## mac_16bit
module mac_16bit(out_rounded,md,mr,clk,rst);
output reg [26:0] out_rounded;
input [15:0] md,mr;               
input clk,rst;
reg [15:0] MD,MR;
reg [39:0] acc;
wire [39:0] mult_out;
wire [17:0] PP0,PP1,PP2,PP3,PP4,PP5,PP6,PP7,PP8;
reg [31:0] PP0_reg,PP1_reg,PP2_reg,PP3_reg,PP4_reg,PP5_reg,PP6_reg,PP7_reg,PP8_reg;
wire [31:0] PP0_FULL,PP1_FULL,PP2_FULL,PP3_FULL,PP4_FULL,PP5_FULL,PP6_FULL,PP7_FULL,PP8_FULL;
wire [7:0] neg;
wire [31:0] sum0,carry0,sum1,carry1,sum2,carry2,sum3,carry3,sum4,carry4,sum5,carry5,sum6,carry6;
wire [39:0] new_acc;
reg [2:0] setup_count;
reg setup_completed;
reg [8:0] count;
generatePartialProducts PP(.PP0(PP0),.PP1(PP1),.PP2(PP2),.PP3(PP3),.PP4(PP4),.PP5(PP5),.PP6(PP6),.PP7(PP7),.PP8(PP8),.neg(neg),.MD(MD),.MR(MR));
genvar i;
assign PP0_FULL[16:0] = PP0;
for(i=31; i>16; i=i-1) begin
  assign PP0_FULL[i] = PP0_FULL[16];
end
assign PP1_FULL[18:2] = PP1;
for(i=31; i>18; i=i-1) begin
  assign PP1_FULL[i] = PP1_FULL[18];
end
assign PP1_FULL[1] = 1'b0;
assign PP1_FULL[0] = neg[0];
assign PP2_FULL[20:4] = PP2;
for(i=31; i>20; i=i-1) begin
  assign PP2_FULL[i] = PP2_FULL[20];
end
assign PP2_FULL[3] = 1'b0;
assign PP2_FULL[2] = neg[1];
for(i=0; i<2; i=i+1) begin
  assign PP2_FULL[i] = 1'b0;
end
assign PP3_FULL[22:6] = PP3;
for(i=31; i>22; i=i-1) begin
  assign PP3_FULL[i] = PP3_FULL[22];
end
assign PP3_FULL[5] = 1'b0;
assign PP3_FULL[4] = neg[2];
for(i=0; i<4; i=i+1) begin
  assign PP3_FULL[i] = 1'b0;
end
assign PP4_FULL[24:8] = PP4;
for(i=31; i>24; i=i-1) begin
  assign PP4_FULL[i] = PP4_FULL[24];
end
assign PP4_FULL[7] = 1'b0;
assign PP4_FULL[6] = neg[3];
for(i=0; i<6; i=i+1) begin
  assign PP4_FULL[i] = 1'b0;
end
assign PP5_FULL[26:10] = PP5;
for(i=31; i>26; i=i-1) begin
  assign PP5_FULL[i] = PP5_FULL[26];
end
assign PP5_FULL[9] = 1'b0;
assign PP5_FULL[8] = neg[4];
for(i=0; i<8; i=i+1) begin
  assign PP5_FULL[i] = 1'b0;
end
assign PP6_FULL[28:12] = PP6;
for(i=31; i>28; i=i-1) begin
  assign PP6_FULL[i] = PP6_FULL[28];
end
assign PP6_FULL[11] = 1'b0;
assign PP6_FULL[10] = neg[5];
for(i=0; i<10; i=i+1) begin
  assign PP6_FULL[i] = 1'b0;
end
assign PP7_FULL[30:14] = PP7;
assign PP7_FULL[31] = PP7_FULL[30];
assign PP7_FULL[13] = 1'b0;
assign PP7_FULL[12] = neg[6];
for(i=0; i<12; i=i+1) begin
  assign PP7_FULL[i] = 1'b0;
end
assign PP8_FULL[31:16] = PP8[15:0];
assign PP8_FULL[15] = 1'b0;
  ...
clock: 3.28 ns
lec_check: 0
cap_margin: 40
core_margin: 2
core_utilization: 72
cts_cluster_size: 15
hold_slack_margin: -0.1
setup_slack_margin: -0.32
slew_margin: 20
run.sh (not shown) runs the stock make flow with config.mk's settings and CLKGATE_MAP_FILE=.
The starting point completed and failed the layout checks on negative setup slack.
Next try:
==> flow/config.mk (replaced) <==
export PLATFORM = sky130hd
export DESIGN_NAME = mac_16bit
export DESIGN_NICKNAME = mac_16bit
export VERILOG_FILES = /design/flow/design.v
export SDC_FILE = /design/flow/constraint.sdc
export NUM_CORES = 4
export LEC_CHECK = 0
export CAP_MARGIN = 5
export CORE_MARGIN = 2
export CORE_UTILIZATION = 72
export CTS_CLUSTER_SIZE = 75
export PLACE_DENSITY_LB_ADDON = 0.0
export SLEW_MARGIN = 20
==> flow/constraint.sdc (replaced) <==
create_clock -name core_clock -period 6.24 [get_ports {clk}]
set_input_delay 1.2480 -clock core_clock [delete_from_list [all_inputs] [get_ports {clk}]]
set_output_delay 1.2480 -clock core_clock [all_outputs]
set_load 0.01 [all_outputs]
The new run reached the layout checks and failed them: negative setup slack. Hold slack stays flat. Global-route usage drops by 6.0 points. Design area drops by a little under a tenth. Synthesized area stays the same. Non-clock buffer count drops by 128. Register-to-register slack gets better by 3400 ps. Via count drops by roughly a tenth. Clock-buffer cell count drops by 1. Worst setup slack gets better by 3400 ps.
Next try:
==> flow/config.mk (replaced) <==
export PLATFORM = sky130hd
export DESIGN_NAME = mac_16bit
export DESIGN_NICKNAME = mac_16bit
export VERILOG_FILES = /design/flow/design.v
export SDC_FILE = /design/flow/constraint.sdc
export NUM_CORES = 4
export LEC_CHECK = 0
export CAP_MARGIN = 20
export CORE_MARGIN = 2
export CORE_UTILIZATION = 66
export SLEW_MARGIN = 20
==> flow/constraint.sdc (replaced) <==
create_clock -name core_clock -period 3.45 [get_ports {clk}]
set_input_delay 0.6900 -clock core_clock [delete_from_list [all_inputs] [get_ports {clk}]]
set_output_delay 0.6900 -clock core_clock [all_outputs]
set_load 0.01 [all_outputs]
Effect: The new run finished but fails on negative setup slack. Setup slack loses 2700 ps. Routed wire length grows by 0.56%. First-iteration DRC count shrinks by 37%.
Next try:
--- a/flow/config.mk
+++ b/flow/config.mk
@@ -6,6 +6,7 @@
 export NUM_CORES = 4
 export LEC_CHECK = 0
+export ABC_AREA = 1
 export CAP_MARGIN = 20
 export CORE_MARGIN = 2
-export CORE_UTILIZATION = 66
-export SLEW_MARGIN = 20
+export CORE_UTILIZATION = 40
+export SLEW_MARGIN = 30
==> flow/constraint.sdc (replaced) <==
create_clock -name core_clock -period 6.9 [get_ports {clk}]
set_input_delay 1.3800 -clock core_clock [delete_from_list [all_inputs] [get_ports {clk}]]
set_output_delay 1.3800 -clock core_clock [all_outputs]
set_load 0.01 [all_outputs]
=>
- This time the run completed without violations
- cell area went down by roughly a tenth
- clock-buffer cell count went up by 5
- first-iteration DRC count went down by a quarter to a third
- sequential cell count is unchanged
